## design/flow/design.v

```verilog
module distorter_pipelined_368 #(parameter INT_WIDTH = 4,
                                 FRACT_WIDTH = 12,
                                 DATA_WIDTH = INT_WIDTH + FRACT_WIDTH)
                                (input wire clk_368,
                                 input wire rst_n,
                                 input wire signed [DATA_WIDTH-1 : 0] in_r,
                                 input wire signed [DATA_WIDTH-1 : 0] in_i,
                                 input wire signed [DATA_WIDTH-1 : 0] a10_r,
                                 input wire signed [DATA_WIDTH-1 : 0] a10_i,
                                 input wire signed [DATA_WIDTH-1 : 0] a30_r,
                                 input wire signed [DATA_WIDTH-1 : 0] a30_i,
                                 input wire signed [DATA_WIDTH-1 : 0] a50_r,
                                 input wire signed [DATA_WIDTH-1 : 0] a50_i,
                                 output reg signed [DATA_WIDTH-1 : 0] out_r,
                                 output reg signed [DATA_WIDTH-1 : 0] out_i);
    wire signed [2*DATA_WIDTH-1 : 0] xin_r, xin_i;
    wire signed [DATA_WIDTH-1 : 0] xin_trunc_r, xin_trunc_i;
    wire signed [DATA_WIDTH-1 : 0] abs_squared;
    wire signed [2*DATA_WIDTH-1 : 0] abs_pwr_four;
    wire signed [DATA_WIDTH-1 : 0] abs_pwr_four_trunc;
    wire signed [2*DATA_WIDTH-1 : 0] half_mul1_r;
    wire signed [DATA_WIDTH-1 : 0] half_mul1_trunc_r;
    wire signed [2*DATA_WIDTH-1 : 0] half_mul1_i;
    wire signed [DATA_WIDTH-1 : 0] half_mul1_trunc_i;
    wire signed [DATA_WIDTH-1 : 0] add1_r;
    wire signed [DATA_WIDTH-1 : 0] add1_i;
    wire signed [2*DATA_WIDTH-1 : 0] half_mul2_r;
    wire signed [DATA_WIDTH-1 : 0] half_mul2_trunc_r;
    wire signed [2*DATA_WIDTH-1 : 0] half_mul2_i;
    wire signed [DATA_WIDTH-1 : 0] half_mul2_trunc_i;
    wire signed [DATA_WIDTH-1 : 0] add2_r;
    wire signed [DATA_WIDTH-1 : 0] add2_i;
    wire signed [2*DATA_WIDTH-1 : 0] mul1;
    wire signed [DATA_WIDTH-1 : 0] mul1_trunc;
    wire signed [2*DATA_WIDTH-1 : 0] mul2;
    wire signed [DATA_WIDTH-1 : 0] mul2_trunc;
    wire signed [2*DATA_WIDTH-1 : 0] mul3;
    wire signed [DATA_WIDTH-1 : 0] mul3_trunc;
    wire signed [2*DATA_WIDTH-1 : 0] mul4;
    wire signed [DATA_WIDTH-1 : 0] mul4_trunc;
    reg signed [DATA_WIDTH-1 : 0] in_r_reg1, in_i_reg1, in_r_reg2, in_i_reg2, in_r_reg3, in_i_reg3, in_r_reg4, in_i_reg4;
    wire signed [DATA_WIDTH-1 : 0] out_r_comb, out_i_comb;
    reg signed [DATA_WIDTH-1 : 0] a10_r_reg1, a10_i_reg1, a10_r_reg2, a10_i_reg2, a10_r_reg3, a10_i_reg3;
    reg signed [DATA_WIDTH-1 : 0] a30_r_reg1, a30_i_reg1, a30_r_reg2, a30_i_reg2;
    reg signed [DATA_WIDTH-1 : 0] a50_r_reg1, a50_i_reg1, a50_r_reg2, a50_i_reg2, a50_r_reg3, a50_i_reg3;
    reg signed [DATA_WIDTH-1 : 0] abs_squared_reg;
    reg signed [DATA_WIDTH-1 : 0] half_mul1_trunc_r_reg, half_mul1_trunc_i_reg;
    reg signed [DATA_WIDTH-1 : 0] abs_pwr_four_trunc_reg;
    reg signed [DATA_WIDTH-1 : 0] add1_r_reg, add1_i_reg;
    reg signed [DATA_WIDTH-1 : 0] half_mul2_trunc_r_reg, half_mul2_trunc_i_reg;
    reg signed [DATA_WIDTH-1 : 0] add2_r_reg;
    reg signed [DATA_WIDTH-1 : 0] add2_i_reg;
    reg signed [DATA_WIDTH-1 : 0] in_r_reg5, in_i_reg5;
    always@(posedge clk_368 or negedge rst_n)
    begin
        if (!rst_n)
        begin
            in_r_reg1              <= 'd0;
            in_i_reg1              <= 'd0;
            in_r_reg2              <= 'd0;
            in_i_reg2              <= 'd0;
            in_r_reg3              <= 'd0;
            in_i_reg3              <= 'd0;
            in_r_reg4              <= 'd0;
            in_i_reg4              <= 'd0;
            out_r                  <= 'd0;
            out_i                  <= 'd0;
            a10_r_reg1             <= 'd0;
            a10_i_reg1             <= 'd0;
            a10_r_reg2             <= 'd0;
            a10_i_reg2             <= 'd0;
            a10_r_reg3             <= 'd0;
            a10_i_reg3             <= 'd0;
            a30_r_reg1             <= 'd0;
            a30_i_reg1             <= 'd0;
            a30_r_reg2             <= 'd0;
            a30_i_reg2             <= 'd0;
            a50_r_reg1             <= 'd0;
            a50_i_reg1             <= 'd0;
            a50_r_reg2             <= 'd0;
            a50_i_reg2             <= 'd0;
            a50_r_reg3             <= 'd0;
            a50_i_reg3             <= 'd0;
            abs_squared_reg        <= 'd0;
            half_mul1_trunc_r_reg  <= 'd0;
            half_mul1_trunc_i_reg  <= 'd0;
            abs_pwr_four_trunc_reg <= 'd0;
            add1_r_reg             <= 'd0;
            add1_i_reg             <= 'd0;
            half_mul2_trunc_r_reg  <= 'd0;
            half_mul2_trunc_i_reg  <= 'd0;
            add2_r_reg             <= 'd0;
            add2_i_reg             <= 'd0;
            in_r_reg5              <= 'd0;
            in_i_reg5              <= 'd0;
        end
        else
        begin
            in_r_reg1              <= in_r;
            in_i_reg1              <= in_i;
            in_r_reg2              <= in_r_reg1;
            in_i_reg2              <= in_i_reg1;
            in_r_reg3              <= in_r_reg2;
            in_i_reg3              <= in_i_reg2;
            in_r_reg4              <= in_r_reg3;
            in_i_reg4              <= in_i_reg3;
            out_r                  <= out_r_comb;
            out_i                  <= out_i_comb;
            a10_r_reg1             <= a10_r;
            a10_i_reg1             <= a10_i;
            a10_r_reg2             <= a10_r_reg1;
            a10_i_reg2             <= a10_i_reg1;
            a10_r_reg3             <= a10_r_reg2;
            a10_i_reg3             <= a10_i_reg2;
            a30_r_reg1             <= a30_r;
            a30_i_reg1             <= a30_i;
            a30_r_reg2             <= a30_r_reg1;
            a30_i_reg2             <= a30_i_reg1;
            a50_r_reg1             <= a50_r;
            a50_i_reg1             <= a50_i;
            a50_r_reg2             <= a50_r_reg1;
            a50_i_reg2             <= a50_i_reg1;
            a50_r_reg3             <= a50_r_reg2;
            a50_i_reg3             <= a50_i_reg2;
            abs_squared_reg        <= abs_squared;
            half_mul1_trunc_r_reg  <= half_mul1_trunc_r;
            half_mul1_trunc_i_reg  <= half_mul1_trunc_i;
            abs_pwr_four_trunc_reg <= abs_pwr_four_trunc;
            add1_r_reg             <= add1_r;
            add1_i_reg             <= add1_i;
            half_mul2_trunc_r_reg  <= half_mul2_trunc_r;
            half_mul2_trunc_i_reg  <= half_mul2_trunc_i;
            add2_r_reg             <= add2_r;
            add2_i_reg             <= add2_i;
            in_r_reg5              <= in_r_reg4;
            in_i_reg5              <= in_i_reg4;
        end
    end
    assign xin_r       = in_r_reg1 * in_r_reg1;
    assign xin_trunc_r = xin_r >> (FRACT_WIDTH);
    assign xin_i       = in_i_reg1 * in_i_reg1;
    assign xin_trunc_i = xin_i >> (FRACT_WIDTH);
    assign abs_squared = xin_trunc_r + xin_trunc_i;
    assign abs_pwr_four       = abs_squared_reg * abs_squared_reg;
    assign abs_pwr_four_trunc = abs_pwr_four >> (FRACT_WIDTH);
    assign half_mul1_r       = abs_squared_reg * a30_r_reg2;
    assign half_mul1_trunc_r = half_mul1_r >> (FRACT_WIDTH);
    assign half_mul1_i       = abs_squared_reg * a30_i_reg2;
    assign half_mul1_trunc_i = half_mul1_i >> (FRACT_WIDTH);
    assign add1_r = half_mul1_trunc_r_reg + a10_r_reg3;
    assign add1_i = half_mul1_trunc_i_reg + a10_i_reg3;
    assign half_mul2_r       = abs_pwr_four_trunc_reg * a50_r_reg3;
    assign half_mul2_trunc_r = half_mul2_r >> (FRACT_WIDTH);
    assign half_mul2_i       = abs_pwr_four_trunc_reg * a50_i_reg3;
    assign half_mul2_trunc_i = half_mul2_i >> (FRACT_WIDTH);
    assign add2_r = half_mul2_trunc_r_reg + add1_r_reg;
    assign add2_i = half_mul2_trunc_i_reg + add1_i_reg;
    assign mul1       = add2_r_reg * in_r_reg5;
    assign mul1_trunc = mul1 >> (FRACT_WIDTH);
    assign mul2       = add2_i_reg * in_i_reg5;
    assign mul2_trunc = mul2 >> (FRACT_WIDTH);
    assign mul3       = add2_r_reg * in_i_reg5;
    assign mul3_trunc = mul3 >> (FRACT_WIDTH);
    assign mul4       = add2_i_reg * in_r_reg5;
    assign mul4_trunc = mul4 >> (FRACT_WIDTH);
    assign out_r_comb = mul1_trunc - mul2_trunc;
    assign out_i_comb = mul3_trunc + mul4_trunc;
endmodule
```

## design/flow/run.sh

```bash
#!/bin/bash
# the make line also repeats each setting of config.mk as NAME=value (left out here)
make -C /OpenROAD-flow-scripts/flow DESIGN_CONFIG=/design/flow/config.mk WORK_HOME=/design/flow/orfs CLKGATE_MAP_FILE= finish
```

## design/flow/config.mk

```make
export PLATFORM = sky130hd
export DESIGN_NAME = distorter_pipelined_368
export DESIGN_NICKNAME = distorter_pipelined_368
export VERILOG_FILES = /design/flow/design.v
export SDC_FILE = /design/flow/constraint.sdc
export NUM_CORES = 4
export LEC_CHECK = 0
export CAP_MARGIN = 20
export CORE_MARGIN = 2
export CORE_UTILIZATION = 66
export SLEW_MARGIN = 20
```

## design/flow/constraint.sdc

```tcl
create_clock -name core_clock -period 7.37 [get_ports {clk_368}]
set_input_delay 1.4740 -clock core_clock [delete_from_list [all_inputs] [get_ports {clk_368}]]
set_output_delay 1.4740 -clock core_clock [all_outputs]
set_load 0.01 [all_outputs]
```

==> flow_summary.yaml, run 1 <==
# physical design summary
synth:
  ys_warn_count: 1
  synth_flop_count: 608
  synth_top_area_share_pct: 44.4
  synthAdderAreaFrac_pct: 55.0
  ys_cells: 11300
  ys_sh_simple_pct: 12.8
  syn_area_um2: 110000
  common_cells: "inv_1, fa_1, nand2_1"
  area_leaders: "fa_1, dfrtp_1, ha_1"
  synthXorXnorAreaFrac_pct: 3.48
  postSynthAreaPerCell_um2: 9.76
  synthFlopType: "dfrtp_1"
  syn-instance-count: 11300
  aoi_share_pct: 3.25
  edf_count: 0
  ys_chip_area_um2: 110000
  synth_seq_share_pct: 13.8
  syn_nets: 14800
  top_area_cell: "fa_1"
  muxShareOfSynthArea_pct: 0.0396
  synth.most_common_cell: "inv_1"
  synth_cell_types: 74
  logic_family: "adder cells"
  synth_async_sr_flop_share_pct: 100
finish:
  nets: 15500
  stdcell_area_um2: 125000
  nFillCells: 12000
  fin_cells: 14200
  flop_area_um2: 15300
  combGateArea_um2: 84100
  area_growth_pct: 12.8
detailed_routing:
  drtAntennaViolNets: 0
  vias_per_cell: 5.43
  drc: 0
  drt_first_iter_violations: 5133
  route.vias.total: 77300
  post_drt_wl_per_cell_um: 20.2
  wirelength_um: 288000
  first_pass_iters: 7
worst_setup_path:
  crit_family: "adder cells"
  path_buffers: 6
  crit_arrival_ps: 7990
  worstSetupPathType: "flop to flop"
  max_stage_delay_ps: 560
  path_depth: 28
  r2r_cells: 28
  crit_start: "in_r_reg5[6]"
  endpoint_kind: "flop"
  critPathMaxFanout: 6
  endpoint: "out_i[15]"
  required_ps: 7980
  critPathLaunchType: "flop"
  timing.rr.start: "in_r_reg5[6]"
  crit_slowest_cell: "fa_1"
  crit_top_cell: "fa_1"
  r2r-end: "out_i[15]"
  reg2reg_slack_ps: -3
placed_design:
  gp_congestion: 0.948
  numPlacedInstances: 13900
  port_buffers: 161
  dpl_cell_area_um2: 119000
  dp_hpwl_um: 236000
global_route:
  antenna_found_initial: 21
  grt_first_pass_wirelength_um: 459000
  grt_usage_pct: 35.2
  overflow: 0
  grt_max_degree: 163
  grt_pass1_vias: 84900
timing:
  max_slew.worst_pin.slew_ps: 1010
  clock-skew-final_ps: 46.0
  rsz0062_at_grt: "yes"
  drv_slew: 0
  period_needed_ps: 7370
  max_freq_mhz: 136
  setup_viol: 2
  finalWorstSetupSlack_ps: -3.48
  timing.final.crit_share_pct: 100
  hold_viol: 0
  max_slew_margin_pct: 32.7
cts:
  clock_latency_ps: 740
  cts_made_buffers: 75
  clock-sinks: 608
  cts_buffer_depth: 3
  cts_tree: "yes"
  cts_max_level: 3
  cts_hold_buffers: 0
  path_clk_slew_ps: 70
  cts_root_buffer: "clkbuf_16"
die:
  dieArea_um2: 171000
  io_pins: 162
  initCoreUtil_pct: 66.3
  die_y_um: 413
  design.core.area_um2: 167000
  rows: 150
  die.size.x_um: 413
min_path:
  min-delay-start: "in_r_reg4[13]"
  min_path_cells: 0
  hold_class: "flop to flop"
  min_to: "in_r_reg5[13]"
outcome:
  outcome: "finished with violations"
  failed_checks: "setup timing"
run:
  max-cap-violations: 0
  openroad.warnings: 49
layout make-up:
class | instances | share of cell area [%]
antenna | 12 | 0.0241
clock inverter | 38 | 0.327
multi-input combinational | 7285 | 67.5
inverter | 3010 | 9.07
timing repair buffer | 967 | 6.89
clock buffer | 99 | 1.72
tap | 2204 | 2.21
sequential | 608 | 12.3
layer usage:
| metal | share of wire (%) | vias up | track usage (%) | routed length, um |
|---|---|---|---|---|
| met4 | 5.2 | 8 | 15.6 | 14900 |
| met5 | 0.024 | - | 0 | 70 |
| met3 | 7.6 | 626 | 5.93 | 21700 |
| met1 | 40 | 40000 | 48.0 | 114000 |
| met2 | 48 | 2710 | 56.1 | 137000 |
| li1 | - | 33900 | - | - |
what timing repair did:
action | in CTS | in global routing
endpoints found under the hold margin | 0 | 0
setup endpoints to repair | 20 | 28
setup buffers | 73 | 57
pin swaps | 98 | 179
gates resized | 219 | 318
cloned | 0 | 1
metrics by stage:
step / hold WS (ps) / setup TNS, ps / setup WS (ps) / utilization, %
finish: 319 / -3.73 / -3.48 / 74.8
global route: 325 / -2970 / -308 / 74.7
CTS: 322 / -55.6 / -38.3 / 73.6
detailed placement: 335 / -7950 / -724 / 71.3
global placement: 331 / -5330 / -520 / 71.3
floorplan: 331 / 0 / 10.2 / -
==> inputs of run 2 (changes only) <==
Settings changed: ABC_AREA set to 0, CELL_PAD_IN_SITES_GLOBAL_PLACEMENT set to 0, CORE_ASPECT_RATIO set to 0.78, CORE_UTILIZATION 66 to 72, MIN_ROUTING_LAYER set to met1, PLACE_DENSITY_LB_ADDON set to 0.17, SETUP_SLACK_MARGIN set to -0.44, SLEW_MARGIN 20 to 35, TNS_END_PERCENT set to 100.
Clock period 7.37 ns to 6.07 ns, I/O delays scaled along.
==> flow_summary.yaml, run 2 <==
# physical design summary
synth:
  syn-instance-count: 11300
  syn_nets: 14800
  ys_sh_simple_pct: 12.8
  synth_cell_types: 74
  syn_area_um2: 110000
  synthFlopType: "dfrtp_1"
  ys_chip_area_um2: 110000
  top_area_cell: "fa_1"
  synthXorXnorAreaFrac_pct: 3.48
  ys_cells: 11300
  synthAdderAreaFrac_pct: 55.0
  synth_top_area_share_pct: 44.4
  logic_family: "adder cells"
  synth_flop_count: 608
  edf_count: 0
  aoi_share_pct: 3.25
  ys_warn_count: 1
  synth_seq_share_pct: 13.8
  area_leaders: "fa_1, dfrtp_1, ha_1"
  muxShareOfSynthArea_pct: 0.0396
  postSynthAreaPerCell_um2: 9.76
  common_cells: "inv_1, fa_1, nand2_1"
  synth_async_sr_flop_share_pct: 100
  synth.most_common_cell: "inv_1"
outcome:
  outcome: "finished with violations"
  failed_checks: "setup timing"
worst_setup_path:
  crit_arrival_ps: 8730
  path_depth: 28
  r2r_cells: 28
  r2r-end: "abs_squared_reg[15]"
  worstSetupPathType: "flop to flop"
  critPathLaunchType: "flop"
  max_stage_delay_ps: 840
  reg2reg_slack_ps: -2030
  path_buffers: 6
  crit_slowest_cell: "fa_1"
  required_ps: 6700
  endpoint: "abs_squared_reg[15]"
  endpoint_kind: "flop"
  critPathMaxFanout: 3
  crit_family: "adder cells"
  timing.rr.start: "in_i_reg1[3]"
  crit_start: "in_i_reg1[3]"
timing:
  rsz0062_at_grt: "yes"
  setup_viol: 93
  max_slew.worst_pin.slew_ps: 883
  hold_viol: 0
  max_slew_margin_pct: 40.7
  drv_slew: 0
  timing.final.crit_share_pct: 133
  whs_ps: 345
  period_needed_ps: 8100
  clock-skew-final_ps: 37.4
  finalWorstSetupSlack_ps: -2030
  max_freq_mhz: 123
detailed_routing:
  vias_per_cell: 5.78
  post_drt_wl_per_cell_um: 22.6
  first_pass_iters: 8
  wirelength_um: 333000
  drt_first_iter_violations: 8422
  drc: 0
  route.vias.total: 85200
  drtAntennaViolNets: 0
cts:
  clock-sinks: 608
  cts_max_level: 3
  cts_hold_buffers: 0
  cts_made_buffers: 69
  cts_root_buffer: "clkbuf_16"
  cts_tree: "yes"
  clock_latency_ps: 730
  cts_buffer_depth: 3
  path_clk_slew_ps: 70
die:
  die_y_um: 350
  rows: 126
  dieArea_um2: 157000
  io_pins: 162
  initCoreUtil_pct: 72.8
  design.core.area_um2: 152000
  die.size.x_um: 447
placed_design:
  gp_congestion: 0.998
  port_buffers: 161
  dp_hpwl_um: 249000
  numPlacedInstances: 14500
  pre_cts_ws_ps: -1480
global_route:
  overflow: 0
  antenna_found_initial: 23
  grt_first_pass_wirelength_um: 506000
  grt_pass1_vias: 94100
  grt_usage_pct: 42.2
  grt_max_degree: 134
min_path:
  min-delay-start: "a30_r_reg1[14]"
  min_path_cells: 0
  hold_class: "flop to flop"
  min_to: "a30_r_reg2[14]"
finish:
  area_growth_pct: 18.8
  nets: 16100
  fin_cells: 14700
  nFillCells: 7665
run:
  max-cap-violations: 0
  openroad.warnings: 50
[run 2: per-layer routing]
metal  global-route usage, %  routed length (um)
met5                       0                 184
met2                    66.4              152000
met4                    20.4               22200
met3                    11.5               39700
met1                    54.9              119000
[run 2: stage by stage]
stage               setup TNS (ps)  utilization [%]  area [um2]
global placement            -42100             82.4      125000
CTS                         -38620             85.2      129000
floorplan                   -11810                -      111000
finish                      -56930             86.4      131000
detailed placement          -55940             82.4      125000
global route                -74100             86.4      131000
[run 2: repair_timing]
item,4_1_cts,5_1_grt
gates cloned,1,2
resized,281,330
pin swaps,161,214
endpoints found under the setup margin,61,66
setup buffers,91,100
[run 2: layout make-up]
cell class,count,area (um2),share of cell area (%)
Multi-Input combinational cell,7285,85200,64.9
Sequential cell,608,15300,11.6
Timing Repair Buffer,1647,14400,11.0
Inverter,3010,11300,8.61
Tap cell,2048,2560,1.95
Clock buffer,80,1820,1.39
Clock inverter,45,639,0.487
Antenna cell,14,35.0,0.0267
==> inputs of run 3 (changes only) <==
Settings changed: CAP_MARGIN 20 to 5, CELL_PAD_IN_SITES_GLOBAL_PLACEMENT 0 to 1, CORE_ASPECT_RATIO 0.78 to 0.75, CORE_MARGIN 2 to 5, CORE_UTILIZATION 72 to 46, CTS_CLUSTER_DIAMETER set to 139, GPL_TIMING_DRIVEN set to 1, HOLD_SLACK_MARGIN set to 0.1, MAX_ROUTING_LAYER set to met5, PLACE_DENSITY_LB_ADDON 0.17 to 0.07, SETUP_SLACK_MARGIN -0.44 to unset, SLEW_MARGIN 35 to 40, TNS_END_PERCENT 100 to 5.
Clock period 6.07 ns to 8.83 ns, I/O delays scaled along.
==> flow_summary.yaml, run 3 <==
# physical design summary
worst_setup_path:
  endpoint: "out_i[15]"
  crit_start: "in_i_reg5[2]"
  max_stage_delay_ps: 630
  r2r_cells: 26
  reg2reg_slack_ps: 290
  crit_family: "adder cells"
  crit_top_cell: "fa_1"
  path_buffers: 4
  required_ps: 9430
  crit_slowest_cell: "a21oi_1"
  r2r-end: "out_i[15]"
  critPathLaunchType: "flop"
  endpoint_kind: "flop"
  path_depth: 26
  timing.rr.start: "in_i_reg5[2]"
  worstSetupPathType: "flop to flop"
  critPathMaxFanout: 22
  crit_arrival_ps: 9140
placed_design:
  port_buffers: 161
  numPlacedInstances: 14400
  gp_congestion: 0.864
  dpl_cell_area_um2: 116000
  dp_hpwl_um: 250000
cts:
  cts_hold_buffers: 0
  cts_root_buffer: "clkbuf_16"
  path_clk_slew_ps: 60
  cts_buffer_depth: 3
  clock_latency_ps: 740
  cts_made_buffers: 73
  cts_max_level: 3
  clock-sinks: 608
  cts_tree: "yes"
synth:
  synth.most_common_cell: "inv_1"
  syn-instance-count: 11300
  synthFlopType: "dfrtp_1"
  aoi_share_pct: 3.25
  ys_warn_count: 1
  edf_count: 0
  synth_cell_types: 74
  synth_seq_share_pct: 13.8
  syn_nets: 14800
  postSynthAreaPerCell_um2: 9.76
  syn_area_um2: 110000
  synthAdderAreaFrac_pct: 55.0
  synth_top_area_share_pct: 44.4
  ys_sh_simple_pct: 12.8
  synth_flop_count: 608
  synth_async_sr_flop_share_pct: 100
  common_cells: "inv_1, fa_1, nand2_1"
  logic_family: "adder cells"
  synthXorXnorAreaFrac_pct: 3.48
  muxShareOfSynthArea_pct: 0.0396
  top_area_cell: "fa_1"
  ys_cells: 11300
  ys_chip_area_um2: 110000
  area_leaders: "fa_1, dfrtp_1, ha_1"
detailed_routing:
  drt_first_iter_violations: 4566
  post_drt_wl_per_cell_um: 20.6
  drtAntennaViolNets: 0
  wl_met1_um: 144000
  first_pass_iters: 8
  routed.top_layer: "met5"
  route.vias.total: 72900
  wl_met2_um: 133000
  route.met3.wl_um: 18800
  vias_per_cell: 5.00
  drc: 0
  wirelength_um: 301000
finish:
  nets: 14900
  nFillCells: 22100
  area_growth_pct: 7.91
  stdcell_area_um2: 119000
  fin_cells: 14600
timing:
  max_slew.worst_pin.slew_ps: 963
  setup_tns_ps: 0
  timing.final.crit_share_pct: 96.8
  clock-skew-final_ps: 74.3
  drv_slew: 0
  max_slew_margin_pct: 35.4
  setup_viol: 0
  rsz0062_at_grt: "no"
  hold_viol: 0
  whs_ps: 325
  period_needed_ps: 8540
  max_freq_mhz: 117
min_path:
  min_to: "in_i_reg5[14]"
  hold_class: "flop to flop"
  min_path_cells: 0
  min-delay-start: "in_i_reg4[14]"
global_route:
  grt_max_degree: 142
  grt_pass1_vias: 80400
  grt_first_pass_wirelength_um: 480000
  overflow: 0
  antenna_found_initial: 20
  grt_usage_pct: 25.1
die:
  design.core.area_um2: 238000
  initCoreUtil_pct: 46.3
  die.size.x_um: 576
  rows: 155
  die_y_um: 434
  dieArea_um2: 250000
  io_pins: 162
run:
  openroad.warnings: 43
  max-cap-violations: 0
outcome:
  outcome: "complete, no violations"
[run 3: routing by layer]
metal,vias up,GRT usage (%)
li1,32800,-
met1,38100,38.2
met2,1764,38.4
met3,248,4.09
met4,4,4.19
met5,-,0
[run 3: per-stage QoR]
stage / worst slack [ps] / util [%]
final: 286 / 50.0
after CTS: 334 / 49.9
after detailed placement: 433 / 48.8
after global placement: 516 / 48.8
after global routing: 2.14 / 50.0
after floorplan: 1190 / -
[run 3: layout make-up]
cell class | count | area (um2) | area share, %
Sequential cell | 608 | 15200 | 12.8
Multi-Input combinational cell | 7285 | 82400 | 69.2
Timing Repair Buffer | 395 | 3580 | 3.00
Clock buffer | 85 | 1950 | 1.64
Inverter | 3010 | 11300 | 9.48
Tap cell | 3140 | 3930 | 3.30
Antenna cell | 19 | 47.5 | 0.0399
Clock inverter | 45 | 713 | 0.598
[run 3: what timing repair did]
action                     in CTS  in global routing
gates resized                   0                  9
setup endpoints to repair       0                 11
buffers inserted                0                  0
==> inputs of run 4 (changes only) <==
Settings changed: CAP_MARGIN 5 to 20, CELL_PAD_IN_SITES_GLOBAL_PLACEMENT 1 to 3, CORE_ASPECT_RATIO 0.75 to 0.88, CORE_MARGIN 5 to 8, CTS_CLUSTER_DIAMETER 139 to 258, HOLD_SLACK_MARGIN 0.1 to unset, MAX_ROUTING_LAYER met5 to met4, MIN_ROUTING_LAYER met1 to unset, PLACE_DENSITY_LB_ADDON 0.07 to unset, SETUP_SLACK_MARGIN set to 1.67, SLEW_MARGIN 40 to 20, TNS_END_PERCENT 5 to unset.
Clock period 8.83 ns to 9.33 ns, I/O delays scaled along.
==> flow_summary.yaml, run 4 <==
# physical design summary
outcome:
  outcome: "complete, no violations"
synth:
  ys_chip_area_um2: 110000
  postSynthAreaPerCell_um2: 9.76
  edf_count: 0
  syn_area_um2: 110000
  muxShareOfSynthArea_pct: 0.0396
  synth.most_common_cell: "inv_1"
  area_leaders: "fa_1, dfrtp_1, ha_1"
  synth_cell_types: 74
  logic_family: "adder cells"
  synth_async_sr_flop_share_pct: 100
  synthFlopType: "dfrtp_1"
  common_cells: "inv_1, fa_1, nand2_1"
  synth_seq_share_pct: 13.8
  synthAdderAreaFrac_pct: 55.0
  ys_warn_count: 1
  ys_sh_simple_pct: 12.8
  ys_cells: 11300
  syn-instance-count: 11300
  top_area_cell: "fa_1"
  syn_nets: 14800
  aoi_share_pct: 3.25
  synth_flop_count: 608
  synthXorXnorAreaFrac_pct: 3.48
  synth_top_area_share_pct: 44.4
placed_design:
  port_buffers: 161
  dp_hpwl_um: 249000
  gp_congestion: 0.882
detailed_routing:
  post_drt_wl_per_cell_um: 20.8
  first_pass_iters: 5
  route.vias.total: 72700
  drtAntennaViolNets: 0
  drt_first_iter_violations: 3488
  vias_per_cell: 4.95
  drc: 0
  wirelength_um: 305000
die:
  io_pins: 162
  dieArea_um2: 256000
  initCoreUtil_pct: 46.3
  die.size.x_um: 538
  rows: 168
  die_y_um: 476
  design.core.area_um2: 238000
global_route:
  grt_max_degree: 156
  grt_first_pass_wirelength_um: 483000
  antenna_found_initial: 15
  grt_usage_pct: 25.1
  grt_pass1_vias: 80700
  overflow: 0
worst_setup_path:
  crit_family: "adder cells"
  endpoint: "out_i[15]"
  required_ps: 9900
  r2r-end: "out_i[15]"
  timing.rr.start: "in_r_reg5[2]"
  endpoint_kind: "flop"
  path_buffers: 6
  critPathLaunchType: "flop"
  crit_start: "in_r_reg5[2]"
  critPathMaxFanout: 13
  path_depth: 26
  reg2reg_slack_ps: 1850
  crit_arrival_ps: 8040
  r2r_cells: 26
  worstSetupPathType: "flop to flop"
  crit_slowest_cell: "fa_1"
  max_stage_delay_ps: 560
  crit_top_cell: "fa_1"
run:
  openroad.warnings: 47
  max-cap-violations: 0
timing:
  max_freq_mhz: 134
  max_slew.worst_pin.slew_ps: 1070
  drv_slew: 0
  clock-skew-final_ps: 45.9
  hold_viol: 0
  period_needed_ps: 7480
  max_slew_margin_pct: 28.4
  rsz0062_at_grt: "yes"
  setup_viol: 0
  setup_tns_ps: 0
  timing.final.crit_share_pct: 80.1
cts:
  cts_made_buffers: 80
  cts_tree: "yes"
  clock_latency_ps: 730
  cts_buffer_depth: 3
  path_clk_slew_ps: 60
  clock-sinks: 608
  cts_max_level: 3
  cts_root_buffer: "clkbuf_16"
finish:
  combGateArea_um2: 83400
  nets: 15000
  nFillCells: 22300
  flop_area_um2: 15400
  area_growth_pct: 9.78
min_path:
  hold_class: "flop to flop"
  min_path_cells: 0
  min_to: "in_i_reg5[0]"
  min-delay-start: "in_i_reg4[0]"
==> run 4: stage by stage <==
stage          cell area (um2)  std cells  util, %  worst slack [ps]  hold WS [ps]
2_1_floorplan           110000      11300        -              1690           331
3_3_place_gp            116000      14400     48.7               705           332
3_5_place_dp            116000      14400     48.7               679           335
4_1_cts                 120000      14600     50.2              1660           313
5_1_grt                 121000      14700     50.9              1560           324
6_report                121000      14700     50.9              1850           304
==> run 4: repair_timing <==
item                                    in CTS  in global routing
endpoints found under the setup margin      27                 29
gates resized                              180                220
pin swaps                                   30                115
hold buffers                                 0                  0
buffers inserted                            36                 73
==> run 4: layout make-up <==
| cell class | instances | share of cell area [%] |
|---|---|---|
| multi-input cells | 7285 | 68.8 |
| flip-flops and latches | 608 | 12.7 |
| inverters | 3010 | 9.32 |
| repair buffers | 466 | 3.58 |
| well taps | 3145 | 3.25 |
| clock buffers | 96 | 1.80 |
| clock inverters | 51 | 0.561 |
| diodes | 16 | 0.0330 |
==> run 4: metal layers <==
metal | global-route usage [%] | wire length [um]
met1 | 35.3 | 143000
met2 | 40.1 | 142000
met3 | 2.72 | 12500
met4 | 5.11 | 6930
met5 | - | 0
==> inputs of run 5 (changes only) <==
Settings changed: CAP_MARGIN 20 to 0, CELL_PAD_IN_SITES_GLOBAL_PLACEMENT 3 to 0, CORE_ASPECT_RATIO 0.88 to 0.78, CORE_MARGIN 8 to 2, CORE_UTILIZATION 46 to 72, CTS_CLUSTER_DIAMETER 258 to unset, GPL_TIMING_DRIVEN 1 to unset, HOLD_SLACK_MARGIN set to 0.05, MAX_ROUTING_LAYER met4 to unset, MIN_ROUTING_LAYER set to met1, PLACE_DENSITY set to 0.66, SETUP_SLACK_MARGIN 1.67 to 1.42, SLEW_MARGIN 20 to 35, TNS_END_PERCENT set to 5.
Clock period 9.33 ns to 7.78 ns, I/O delays scaled along.
==> flow_summary.yaml, run 5 <==
# physical design summary
global_route:
  grt_usage_pct: 37.7
  grt_first_pass_wirelength_um: 452000
  grt_max_degree: 166
  overflow: 0
  antenna_found_initial: 14
  grt_pass1_vias: 83900
die:
  io_pins: 162
  die.size.x_um: 447
  dieArea_um2: 157000
  rows: 126
  die_y_um: 350
  design.core.area_um2: 152000
  initCoreUtil_pct: 72.8
synth:
  area_leaders: "fa_1, dfrtp_1, ha_1"
  synthAdderAreaFrac_pct: 55.0
  postSynthAreaPerCell_um2: 9.76
  ys_cells: 11300
  logic_family: "adder cells"
  synth_cell_types: 74
  synth_seq_share_pct: 13.8
  synth.most_common_cell: "inv_1"
  synthXorXnorAreaFrac_pct: 3.48
  ys_warn_count: 1
  syn-instance-count: 11300
  synth_top_area_share_pct: 44.4
  syn_nets: 14800
  synthFlopType: "dfrtp_1"
  top_area_cell: "fa_1"
  synth_flop_count: 608
  muxShareOfSynthArea_pct: 0.0396
  synth_async_sr_flop_share_pct: 100
  common_cells: "inv_1, fa_1, nand2_1"
  syn_area_um2: 110000
  edf_count: 0
  aoi_share_pct: 3.25
  ys_sh_simple_pct: 12.8
  ys_chip_area_um2: 110000
worst_setup_path:
  required_ps: 8360
  crit_slowest_cell: "fa_1"
  r2r-end: "out_r[15]"
  path_depth: 30
  path_buffers: 6
  timing.rr.start: "add2_r_reg[5]"
  r2r_cells: 30
  critPathMaxFanout: 25
  critPathLaunchType: "flop"
  endpoint: "out_r[15]"
  crit_start: "add2_r_reg[5]"
  endpoint_kind: "flop"
  crit_family: "adder cells"
  reg2reg_slack_ps: 140
  max_stage_delay_ps: 520
  crit_arrival_ps: 8220
  worstSetupPathType: "flop to flop"
  crit_top_cell: "fa_1"
finish:
  area_growth_pct: 9.20
  fin_cells: 13700
  nets: 15100
timing:
  max_slew.worst_pin.slew_ps: 915
  setup_viol: 0
  whs_ps: 333
  period_needed_ps: 7640
  drv_slew: 0
  max_freq_mhz: 131
  hold_viol: 0
  clock-skew-final_ps: 55.8
  rsz0062_at_grt: "yes"
  max_slew_margin_pct: 39.0
  timing.final.crit_share_pct: 98.2
min_path:
  min_path_cells: 0
  hold_class: "flop to flop"
  min-delay-start: "a10_i_reg2[13]"
  min_to: "a10_i_reg3[13]"
placed_design:
  numPlacedInstances: 13500
  port_buffers: 161
  dp_hpwl_um: 226000
  gp_congestion: 0.934
cts:
  clock-sinks: 608
  clock_latency_ps: 730
  cts_buffer_depth: 3
  cts_tree: "yes"
  cts_root_buffer: "clkbuf_16"
  cts_made_buffers: 68
  cts_hold_buffers: 0
  cts_max_level: 3
  path_clk_slew_ps: 70
run:
  max-cap-violations: 0
  openroad.warnings: 48
detailed_routing:
  vias_per_cell: 5.56
  drc: 0
  drtAntennaViolNets: 0
  drt_first_iter_violations: 5969
  first_pass_iters: 6
  post_drt_wl_per_cell_um: 20.4
  wirelength_um: 280000
  route.vias.total: 76100
outcome:
  outcome: "complete, no violations"
==> run 5: through the flow <==
step | setup slack (ps) | area (um2) | utilization, % | TNS [ps]
2_1_floorplan | 925 | 111000 | - | 0
3_3_place_gp | 79.4 | 116000 | 76.7 | 0
3_5_place_dp | -151 | 116000 | 76.7 | -444
4_1_cts | 262 | 119000 | 78.5 | 0
5_1_grt | -119 | 121000 | 79.4 | -237
6_report | 139 | 121000 | 79.4 | 0
==> run 5: layout make-up <==
cell class / instances / area, um2
Timing Repair Buffer: 617 / 5730
Tap cell: 2048 / 2560
Multi-Input combinational cell: 7285 / 83400
Sequential cell: 608 / 15300
Inverter: 3010 / 11300
Clock buffer: 79 / 1770
Fill cell: 9891 / 31200
Clock inverter: 43 / 584
Antenna cell: 5 / 12.5
==> run 5: metal layers <==
metal	vias up	routed length, um	GRT usage (%)
met5	-	59	0
met4	10	11300	12.0
met3	596	29000	8.85
met2	3508	126000	57.3
met1	38800	114000	54.4
li1	33200	-	-
==> run 5: what timing repair did <==
item,in CTS,in global routing
buffers inserted,29,73
setup endpoints to repair,85,99
gates cloned,0,5
pin swaps,17,90
gates resized,80,157
==> inputs of run 6 (changes only) <==
Settings changed: CAP_MARGIN 0 to 20, CORE_UTILIZATION 72 to 70, HOLD_SLACK_MARGIN 0.05 to unset, PLACE_DENSITY 0.66 to unset.
==> flow_summary.yaml, run 6 <==
# physical design summary
synth:
  ys_sh_simple_pct: 12.8
  syn-instance-count: 11300
  synth.most_common_cell: "inv_1"
  synth_top_area_share_pct: 44.4
  ys_chip_area_um2: 110000
  edf_count: 0
  muxShareOfSynthArea_pct: 0.0396
  synth_cell_types: 74
  top_area_cell: "fa_1"
  synth_flop_count: 608
  ys_warn_count: 1
  common_cells: "inv_1, fa_1, nand2_1"
  synthXorXnorAreaFrac_pct: 3.48
  syn_nets: 14800
  synthFlopType: "dfrtp_1"
  area_leaders: "fa_1, dfrtp_1, ha_1"
  logic_family: "adder cells"
  postSynthAreaPerCell_um2: 9.76
  synth_seq_share_pct: 13.8
  syn_area_um2: 110000
  synth_async_sr_flop_share_pct: 100
  aoi_share_pct: 3.25
  ys_cells: 11300
  synthAdderAreaFrac_pct: 55.0
cts:
  clock-sinks: 608
  path_clk_slew_ps: 80
  cts_root_buffer: "clkbuf_16"
  cts_buffer_depth: 3
  cts_made_buffers: 70
  cts_max_level: 3
  cts_tree: "yes"
  clock_latency_ps: 720
  cts_hold_buffers: 0
die:
  die.size.x_um: 454
  io_pins: 162
  design.core.area_um2: 156000
  die_y_um: 355
  initCoreUtil_pct: 70.6
  rows: 128
  dieArea_um2: 161000
placed_design:
  numPlacedInstances: 13500
  gp_congestion: 0.933
  port_buffers: 161
  dp_hpwl_um: 226000
detailed_routing:
  route.vias.total: 76000
  wirelength_um: 279000
  first_pass_iters: 7
  drtAntennaViolNets: 0
  post_drt_wl_per_cell_um: 20.3
  drc: 0
  vias_per_cell: 5.54
  drt_first_iter_violations: 5963
timing:
  max_slew_margin_pct: 38.6
  setup_viol: 0
  timing.final.crit_share_pct: 95.8
  hold_viol: 0
  drv_slew: 0
  period_needed_ps: 7450
  whs_ps: 323
  max_slew.worst_pin.slew_ps: 920
  clock-skew-final_ps: 52.1
  max_freq_mhz: 134
  rsz0062_at_grt: "yes"
global_route:
  grt_pass1_vias: 83100
  grt_usage_pct: 36.6
  grt_max_degree: 134
  overflow: 0
  grt_first_pass_wirelength_um: 453000
  antenna_found_initial: 10
worst_setup_path:
  crit_slowest_cell: "dfrtp_4"
  r2r_cells: 29
  endpoint: "abs_squared_reg[15]"
  required_ps: 8340
  crit_start: "in_r_reg1[10]"
  endpoint_kind: "flop"
  reg2reg_slack_ps: 330
  crit_top_cell: "fa_1"
  worstSetupPathType: "flop to flop"
  critPathMaxFanout: 8
  crit_arrival_ps: 8010
  path_buffers: 5
  path_depth: 29
  timing.rr.start: "in_r_reg1[10]"
  critPathLaunchType: "flop"
  max_stage_delay_ps: 570
  crit_family: "adder cells"
  r2r-end: "abs_squared_reg[15]"
min_path:
  min_path_cells: 0
  hold_class: "flop to flop"
  min_to: "in_r_reg4[9]"
  min-delay-start: "in_r_reg3[9]"
run:
  openroad.warnings: 48
  max-cap-violations: 0
finish:
  fin_cells: 13700
  area_growth_pct: 9.82
  nets: 15100
  nFillCells: 10500
outcome:
  outcome: "complete, no violations"
==> run 6: final cells by class <==
type | instances | area [um2] | share of cell area [%]
inverters | 3010 | 11300 | 9.31
repair buffers | 619 | 5850 | 4.83
multi-input cells | 7285 | 83700 | 69.0
well taps | 2080 | 2600 | 2.15
diodes | 3 | 7.51 | 0.00619
flip-flops and latches | 608 | 15300 | 12.6
clock buffers | 78 | 1820 | 1.50
clock inverters | 50 | 762 | 0.628
==> run 6: per-stage QoR <==
step / instance area (um2) / TNS (ps) / utilization (%) / setup slack (ps)
2_1_floorplan: 111000 / 0 / - / 925
3_3_place_gp: 116000 / 0 / 74.4 / 129
5_1_grt: 121000 / 0 / 77.5 / 16.6
4_1_cts: 120000 / 0 / 76.6 / 314
3_5_place_dp: 117000 / -381 / 74.5 / -142
6_report: 121000 / 0 / 77.5 / 328
==> run 6: metal layers <==
layer,track usage (%),wire length (um),vias up
met4,11.0,9970,2
li1,-,-,33200
met2,55.1,126000,3195
met5,0,7,-
met3,7.78,27700,480
met1,54.2,116000,39100
==> run 6: repair_timing <==
item / CTS / global route
endpoints found under the hold margin: 0 / 0
pin swaps: 59 / 133
gates resized: 120 / 190
endpoints found under the setup margin: 84 / 110
gates cloned: 1 / 2
buffers inserted: 43 / 72
==> inputs of run 7 (changes only) <==
Settings changed: ABC_AREA 0 to unset, CELL_PAD_IN_SITES_GLOBAL_PLACEMENT 0 to unset, CORE_ASPECT_RATIO 0.78 to unset, CORE_UTILIZATION 70 to 40, MIN_ROUTING_LAYER met1 to unset, SETUP_SLACK_MARGIN 1.42 to unset, SLEW_MARGIN 35 to 20, TNS_END_PERCENT 5 to unset.
Clock period 7.78 ns to 9.43 ns, I/O delays scaled along.
==> flow_summary.yaml, run 7 <==
# physical design summary
synth:
  synth_top_area_share_pct: 44.4
  ys_sh_simple_pct: 12.8
  synthAdderAreaFrac_pct: 55.0
  common_cells: "inv_1, fa_1, nand2_1"
  postSynthAreaPerCell_um2: 9.76
  synth_cell_types: 74
  syn_area_um2: 110000
  logic_family: "adder cells"
  ys_warn_count: 1
  synthFlopType: "dfrtp_1"
  syn_nets: 14800
  ys_cells: 11300
  synth_async_sr_flop_share_pct: 100
  edf_count: 0
  muxShareOfSynthArea_pct: 0.0396
  synth.most_common_cell: "inv_1"
  synthXorXnorAreaFrac_pct: 3.48
  synth_flop_count: 608
  aoi_share_pct: 3.25
  ys_chip_area_um2: 110000
  top_area_cell: "fa_1"
  area_leaders: "fa_1, dfrtp_1, ha_1"
  synth_seq_share_pct: 13.8
  syn-instance-count: 11300
worst_setup_path:
  max_stage_delay_ps: 880
  crit_family: "adder cells"
  critPathMaxFanout: 17
  crit_top_cell: "inv_1"
  endpoint_kind: "flop"
  crit_slowest_cell: "dfrtp_1"
  path_buffers: 7
  crit_start: "add2_r_reg[2]"
  r2r_cells: 31
  r2r-end: "out_i[15]"
  path_depth: 31
  reg2reg_slack_ps: 820
  required_ps: 10000
  timing.rr.start: "add2_r_reg[2]"
  worstSetupPathType: "flop to flop"
  endpoint: "out_i[15]"
  critPathLaunchType: "flop"
  crit_arrival_ps: 9180
detailed_routing:
  drtAntennaViolNets: 0
  post_drt_wl_per_cell_um: 17.9
  first_pass_iters: 6
  drc: 0
  route.vias.total: 72900
  drt_first_iter_violations: 3952
  wirelength_um: 269000
  vias_per_cell: 4.84
timing:
  max_slew_margin_pct: 24.5
  clock-skew-final_ps: 51.7
  max_slew.worst_pin.slew_ps: 1120
  hold_viol: 0
  max_freq_mhz: 116
  setup_viol: 0
  setup_tns_ps: 0
  rsz0062_at_grt: "no"
  period_needed_ps: 8610
  timing.final.crit_share_pct: 91.3
  drv_slew: 0
placed_design:
  dp_hpwl_um: 221000
  dpl_cell_area_um2: 116000
  port_buffers: 161
  gp_congestion: 0.882
  numPlacedInstances: 14900
finish:
  flop_area_um2: 15200
  nFillCells: 26100
  stdcell_area_um2: 119000
  area_growth_pct: 7.91
  fin_cells: 15100
  combGateArea_um2: 82400
  nets: 14800
cts:
  cts_tree: "yes"
  cts_buffer_depth: 3
  cts_setup_buffers: 0
  path_clk_slew_ps: 50
  cts_root_buffer: "clkbuf_16"
  clock-sinks: 608
  postCtsResizedCells: 0
  cts_max_level: 3
  cts_hold_buffers: 0
  cts_made_buffers: 80
  clock_latency_ps: 730
min_path:
  min_to: "in_r_reg5[13]"
  min-delay-start: "in_r_reg4[13]"
  hold_class: "flop to flop"
  min_path_cells: 0
die:
  dieArea_um2: 280000
  rows: 192
  initCoreUtil_pct: 40.3
  die_y_um: 529
  io_pins: 162
  design.core.area_um2: 274000
  die.size.x_um: 529
global_route:
  grt_first_pass_wirelength_um: 447000
  overflow: 0
  grt_max_degree: 123
  grt_pass1_vias: 82300
  antenna_found_initial: 17
  grt_usage_pct: 20.3
outcome:
  outcome: "complete, no violations"
run:
  max-cap-violations: 0
  openroad.warnings: 43
## run 7: cell type report
cell class                 count  area share, %
antenna                        9         0.0189
clock buffer                  96           1.77
clock inverter                51          0.618
inverter                    3010           9.48
multi-input combinational   7285           69.1
sequential                   608           12.8
tap                         3686           3.87
timing repair buffer         313           2.37
## run 7: layer usage
layer	track usage [%]	vias to the layer above	share of wire, %
met3	2.10	395	4.4
met1	26.9	38200	42
met2	34.6	1700	50
met4	6.81	4	3.7
li1	-	32600	-
met5	0	-	0.013
## run 7: through the flow
step / hold WS, ps / util, % / worst slack (ps)
6_report: 324 / 43.5 / 818
5_1_grt: 334 / 43.5 / 287
4_1_cts: 326 / 43.5 / 866
3_5_place_dp: 335 / 42.4 / 896
3_3_place_gp: 332 / 42.4 / 1050
2_1_floorplan: 331 / - / 1790
==> inputs of run 8 (changes only) <==
Settings changed: ABC_AREA set to 1, CELL_PAD_IN_SITES_GLOBAL_PLACEMENT set to 0, CORE_ASPECT_RATIO set to 0.78, CORE_UTILIZATION 40 to 72, MIN_ROUTING_LAYER set to met1, PLACE_DENSITY set to 0.64, TNS_END_PERCENT set to 5.
Clock period 9.43 ns to 3.38 ns, I/O delays scaled along.
==> flow_summary.yaml, run 8 <==
# physical design summary
timing:
  rsz0062_at_grt: "yes"
  drv_slew: 2
  clock-skew-final_ps: 59.4
  hold_viol: 0
  finalWorstSetupSlack_ps: -4810
  max_slew_margin_pct: -1.83
  max_freq_mhz: 122
  whs_ps: 335
  timing.final.crit_share_pct: 242
  period_needed_ps: 8190
  max_slew.worst_pin.slew_ps: 1520
  setup_viol: 130
die:
  io_pins: 162
  dieArea_um2: 164000
  design.core.area_um2: 159000
  rows: 129
  die.size.x_um: 458
  initCoreUtil_pct: 72.7
  die_y_um: 358
synth:
  syn_nets: 17000
  synthFlopType: "dfrtp_1"
  aoi_share_pct: 3.66
  synthAdderAreaFrac_pct: 52.5
  ys_chip_area_um2: 116000
  synthXorXnorAreaFrac_pct: 3.39
  common_cells: "inv_1, nand2_1, fa_1"
  ys_cells: 13400
  synth_async_sr_flop_share_pct: 100
  synth_seq_share_pct: 13.2
  ys_sh_simple_pct: 12.0
  edf_count: 0
  postSynthAreaPerCell_um2: 8.60
  synth.most_common_cell: "inv_1"
  syn-instance-count: 13400
  top_area_cell: "fa_1"
  area_leaders: "fa_1, inv_1, dfrtp_1"
  ys_warn_count: 1
  logic_family: "adder cells"
  muxShareOfSynthArea_pct: 0
  synth_cell_types: 56
  synth_top_area_share_pct: 42.4
  synth_flop_count: 608
  syn_area_um2: 116000
worst_setup_path:
  critPathLaunchType: "flop"
  path_buffers: 6
  r2r-end: "abs_squared_reg[15]"
  crit_top_cell: "nand2_1"
  endpoint: "abs_squared_reg[15]"
  crit_start: "in_i_reg1[5]"
  required_ps: 3970
  r2r_cells: 30
  max_stage_delay_ps: 800
  crit_arrival_ps: 8790
  timing.rr.start: "in_i_reg1[5]"
  worstSetupPathType: "flop to flop"
  critPathMaxFanout: 6
  crit_family: "adder cells"
  endpoint_kind: "flop"
  crit_slowest_cell: "fa_1"
  reg2reg_slack_ps: -4810
  path_depth: 30
outcome:
  failed_checks: "capacitance limit, slew limit, setup timing"
  outcome: "finished with violations"
finish:
  nets: 18700
  utilization_pct: 89.0
  nFillCells: 7221
  area_growth_pct: 22.3
  fin_cells: 17400
cts:
  cts_made_buffers: 67
  cts_tree: "yes"
  cts_buffer_depth: 3
  cts_max_level: 3
  clock_latency_ps: 760
  cts_root_buffer: "clkbuf_16"
  path_clk_slew_ps: 70
  clock-sinks: 608
global_route:
  grt_first_pass_wirelength_um: 603000
  grt_pass1_vias: 111000
  grt_max_degree: 77
  overflow: 0
  grt_usage_pct: 48.2
  antenna_found_initial: 36
detailed_routing:
  vias_per_cell: 5.93
  first_pass_iters: 17
  wirelength_um: 410000
  route.vias.total: 103000
  drc: 0
  drt_first_iter_violations: 13000
  drtAntennaViolNets: 0
  post_drt_wl_per_cell_um: 23.6
run:
  openroad.warnings: 46
  max-cap-violations: 1
placed_design:
  pre_cts_ws_ps: -3640
  dp_hpwl_um: 291000
  gp_congestion: 1.01
  numPlacedInstances: 17100
  port_buffers: 161
min_path:
  min_path_cells: 0
  min_to: "in_r_reg5[15]"
  hold_class: "flop to flop"
  min-delay-start: "in_r_reg4[15]"
## run 8: stage by stage
step	setup TNS, ps	cell area (um2)
final	-364420	141000
after global routing	-379040	141000
after CTS	-313810	140000
after detailed placement	-335790	135000
after global placement	-321620	135000
after floorplan	-279300	117000
## run 8: what timing repair did
action,in CTS,in global routing
cloned,0,2
hold buffers,1,0
setup buffers,51,34
gates resized,429,257
pin swaps,134,112
endpoints found under the hold margin,1,0
setup endpoints to repair,128,128
## run 8: final cells by class
class	instances	area, um2	area share, %
clock buffer	75	1770	1.25
tap	2096	2620	1.85
sequential	608	15300	10.8
multi-input combinational	8131	86300	61.0
inverter	4214	15800	11.2
clock inverter	47	742	0.525
antenna	15	37.5	0.0265
timing repair buffer	2168	18900	13.4
## run 8: layer usage
metal  wire (um)  track usage (%)
met3       60000             16.2
met1      133000             58.6
met4       40500             32.3
met5         798            0.427
met2      176000             74.0
==> inputs of run 9 (changes only) <==
Settings changed: ABC_AREA 1 to 0, CAP_MARGIN 20 to 5, CORE_ASPECT_RATIO 0.78 to 0.99, HOLD_SLACK_MARGIN set to 0.06, SETUP_SLACK_MARGIN set to -0.54, SLEW_MARGIN 20 to 35.
Clock period 3.38 ns to 5.87 ns, I/O delays scaled along.
==> flow_summary.yaml, run 9 <==
# physical design summary
die:
  dieArea_um2: 157000
  initCoreUtil_pct: 72.2
  io_pins: 162
  design.core.area_um2: 153000
  die_y_um: 394
  die.size.x_um: 398
  rows: 143
global_route:
  grt_first_pass_wirelength_um: 479000
  antenna_found_initial: 13
  grt_usage_pct: 39.7
  grt_max_degree: 151
  grt_pass1_vias: 91600
  overflow: 0
synth:
  synth_seq_share_pct: 13.8
  synth_cell_types: 74
  synthXorXnorAreaFrac_pct: 3.48
  synthAdderAreaFrac_pct: 55.0
  top_area_cell: "fa_1"
  edf_count: 0
  synth_flop_count: 608
  synth.most_common_cell: "inv_1"
  synth_top_area_share_pct: 44.4
  postSynthAreaPerCell_um2: 9.76
  ys_sh_simple_pct: 12.8
  muxShareOfSynthArea_pct: 0.0396
  syn_nets: 14800
  ys_warn_count: 1
  ys_chip_area_um2: 110000
  synth_async_sr_flop_share_pct: 100
  synthFlopType: "dfrtp_1"
  syn_area_um2: 110000
  common_cells: "inv_1, fa_1, nand2_1"
  area_leaders: "fa_1, dfrtp_1, ha_1"
  logic_family: "adder cells"
  syn-instance-count: 11300
  ys_cells: 11300
  aoi_share_pct: 3.25
worst_setup_path:
  critPathMaxFanout: 8
  timing.rr.start: "add2_i_reg[7]"
  r2r-end: "out_i[15]"
  required_ps: 6450
  crit_start: "add2_i_reg[7]"
  reg2reg_slack_ps: -1580
  endpoint_kind: "flop"
  worstSetupPathType: "flop to flop"
  critPathLaunchType: "flop"
  path_buffers: 5
  crit_slowest_cell: "fa_1"
  max_stage_delay_ps: 550
  crit_top_cell: "fa_1"
  endpoint: "out_i[15]"
  crit_family: "adder cells"
  crit_arrival_ps: 8030
  r2r_cells: 31
  path_depth: 31
min_path:
  min_path_cells: 0
  min-delay-start: "in_i_reg2[12]"
  min_to: "in_i_reg3[12]"
  hold_class: "flop to flop"
cts:
  cts_hold_buffers: 0
  cts_tree: "yes"
  clock-sinks: 608
  clock_latency_ps: 720
  cts_root_buffer: "clkbuf_16"
  path_clk_slew_ps: 80
  cts_buffer_depth: 3
  cts_max_level: 3
  cts_made_buffers: 74
timing:
  finalWorstSetupSlack_ps: -1580
  setup_viol: 90
  hold_viol: 0
  max_slew_margin_pct: 35.3
  whs_ps: 345
  timing.final.crit_share_pct: 127
  rsz0062_at_grt: "yes"
  max_freq_mhz: 134
  setup_tns_ps: -53890
  clock-skew-final_ps: 33.0
  drv_slew: 0
  max_slew.worst_pin.slew_ps: 963
  period_needed_ps: 7450
placed_design:
  dpl_cell_area_um2: 125000
  port_buffers: 161
  dp_hpwl_um: 247000
  gp_congestion: 0.989
  numPlacedInstances: 14500
detailed_routing:
  post_drt_wl_per_cell_um: 20.1
  drtAntennaViolNets: 0
  wirelength_um: 295000
  routed.top_layer: "met5"
  wl_met2_um: 143000
  drc: 0
  first_pass_iters: 8
  wl_met1_um: 109000
  drt_first_iter_violations: 5724
  vias_per_cell: 5.49
  route.vias.total: 80800
  route.met3.wl_um: 23200
run:
  max-cap-violations: 0
  openroad.warnings: 49
outcome:
  outcome: "finished with violations"
  failed_checks: "setup timing"
finish:
  fin_cells: 14700
  area_growth_pct: 17.3
  nets: 16100
  stdcell_area_um2: 130000
-- run 9: through the flow --
step	setup WS (ps)	utilization, %
6_report	-1580	84.7
5_1_grt	-1840	84.7
4_1_cts	-1580	84.1
3_5_place_dp	-1720	81.9
3_3_place_gp	-1540	81.9
2_1_floorplan	-985	-
-- run 9: area by class of cell --
| type | count | area [um2] |
|---|---|---|
| antenna | 9 | 22.5 |
| clock buffer | 87 | 1960 |
| clock inverter | 49 | 676 |
| fill | 8625 | 23400 |
| inverter | 3010 | 11300 |
| multi-input combinational | 7285 | 83800 |
| sequential | 608 | 15300 |
| tap | 2030 | 2540 |
| timing repair buffer | 1632 | 13900 |
-- run 9: repair_timing --
action | 4_1_cts | 5_1_grt
gates resized | 142 | 152
buffers inserted | 24 | 15
endpoints found under the setup margin | 60 | 68
pin swaps | 68 | 68
endpoints found under the hold margin | 0 | 0
-- run 9: layer usage --
metal	track usage (%)	up-vias
li1	-	35200
met1	50.4	41400
met2	64.8	3286
met3	7.49	864
met4	21.9	8
met5	0	-
==> inputs of run 10 (changes only) <==
Settings changed: ABC_AREA 0 to 1, CAP_MARGIN 5 to 20, CELL_PAD_IN_SITES_GLOBAL_PLACEMENT 0 to 1, CORE_ASPECT_RATIO 0.99 to 0.78, CORE_UTILIZATION 72 to 58, HOLD_SLACK_MARGIN 0.06 to unset, PLACE_DENSITY 0.64 to unset, SETUP_SLACK_MARGIN -0.54 to 0.38, SLEW_MARGIN 35 to 20.
Clock period 5.87 ns to 5.0 ns, I/O delays scaled along.
==> flow_summary.yaml, run 10 <==
# physical design summary
worst_setup_path:
  crit_arrival_ps: 7520
  path_buffers: 9
  endpoint: "out_r[15]"
  crit_start: "add2_r_reg[8]"
  crit_slowest_cell: "fa_2"
  reg2reg_slack_ps: -1930
  worstSetupPathType: "flop to flop"
  crit_family: "adder cells"
  required_ps: 5590
  max_stage_delay_ps: 610
  r2r-end: "out_r[15]"
  endpoint_kind: "flop"
  path_depth: 34
  critPathLaunchType: "flop"
  critPathMaxFanout: 13
  r2r_cells: 34
  timing.rr.start: "add2_r_reg[8]"
finish:
  flop_area_um2: 15300
  utilization_pct: 71.8
  stdcell_area_um2: 142000
  area_growth_pct: 22.9
  nFillCells: 15200
  nets: 18700
  combGateArea_um2: 86200
cts:
  clock_latency_ps: 700
  path_clk_slew_ps: 80
  cts_made_buffers: 70
  clock-sinks: 608
  cts_buffer_depth: 3
  cts_root_buffer: "clkbuf_16"
  cts_tree: "yes"
  cts_hold_buffers: 0
  cts_max_level: 3
timing:
  period_needed_ps: 6930
  max_freq_mhz: 144
  drv_slew: 0
  clock-skew-final_ps: 67.6
  max_slew.worst_pin.slew_ps: 831
  setup_viol: 128
  finalWorstSetupSlack_ps: -1930
  max_slew_margin_pct: 44.6
  timing.final.crit_share_pct: 139
  hold_viol: 0
  rsz0062_at_grt: "yes"
die:
  die_y_um: 398
  design.core.area_um2: 198000
  initCoreUtil_pct: 58.5
  rows: 144
  io_pins: 162
  die.size.x_um: 510
  dieArea_um2: 203000
global_route:
  overflow: 0
  grt_usage_pct: 33.2
  antenna_found_initial: 10
  grt_pass1_vias: 97500
  grt_first_pass_wirelength_um: 524000
  grt_max_degree: 126
synth:
  synthFlopType: "dfrtp_1"
  synthAdderAreaFrac_pct: 52.5
  aoi_share_pct: 3.66
  synth_async_sr_flop_share_pct: 100
  common_cells: "inv_1, nand2_1, fa_1"
  synth_seq_share_pct: 13.2
  synth_top_area_share_pct: 42.4
  syn-instance-count: 13400
  area_leaders: "fa_1, inv_1, dfrtp_1"
  syn_area_um2: 116000
  ys_cells: 13400
  ys_sh_simple_pct: 12.0
  syn_nets: 17000
  logic_family: "adder cells"
  ys_warn_count: 1
  synth_cell_types: 56
  top_area_cell: "fa_1"
  synthXorXnorAreaFrac_pct: 3.39
  postSynthAreaPerCell_um2: 8.60
  synth.most_common_cell: "inv_1"
  synth_flop_count: 608
  edf_count: 0
  muxShareOfSynthArea_pct: 0
  ys_chip_area_um2: 116000
placed_design:
  dpl_cell_area_um2: 135000
  gp_congestion: 0.971
  dp_hpwl_um: 275000
  port_buffers: 161
detailed_routing:
  wirelength_um: 324000
  drtAntennaViolNets: 0
  first_pass_iters: 8
  drc: 0
  drt_first_iter_violations: 6880
  post_drt_wl_per_cell_um: 18.1
  vias_per_cell: 5.06
  route.vias.total: 90400
run:
  openroad.warnings: 51
  max-cap-violations: 0
outcome:
  failed_checks: "setup timing"
  outcome: "finished with violations"
min_path:
  min-delay-start: "in_i_reg4[15]"
  hold_class: "flop to flop"
  min_path_cells: 0
  min_to: "in_i_reg5[15]"
run 10: area by class of cell:
| cell class | count | area share, % |
|---|---|---|
| multi-input cells | 8131 | 60.7 |
| repair buffers | 2159 | 13.3 |
| inverters | 4214 | 11.1 |
| flip-flops and latches | 608 | 10.8 |
| well taps | 2628 | 2.31 |
| clock buffers | 89 | 1.36 |
| clock inverters | 34 | 0.394 |
| diodes | 6 | 0.0106 |
run 10: what timing repair did:
item / CTS / global route
resized: 385 / 341
pin swaps: 114 / 169
cloned: 0 / 4
endpoints found under the setup margin: 128 / 128
setup buffers: 32 / 61
run 10: routing by layer:
metal	wire (um)	vias to the layer above	share of wire (%)	global-route usage (%)
met4	10300	0	3.2	9.25
met2	149000	3111	46	52.4
met5	0	-	0	0
met1	140000	45300	43	48.0
met3	25300	497	7.8	5.16
li1	-	41500	-	-
run 10: per-stage QoR:
stage	cells	hold slack (ps)	TNS (ps)	setup WS (ps)
2_1_floorplan	13400	331	-72420	-1420
3_3_place_gp	17600	331	-128260	-2140
3_5_place_dp	17600	335	-134420	-2120
4_1_cts	17800	291	-109460	-1860
5_1_grt	17900	299	-140270	-2090
6_report	17900	286	-111020	-1930
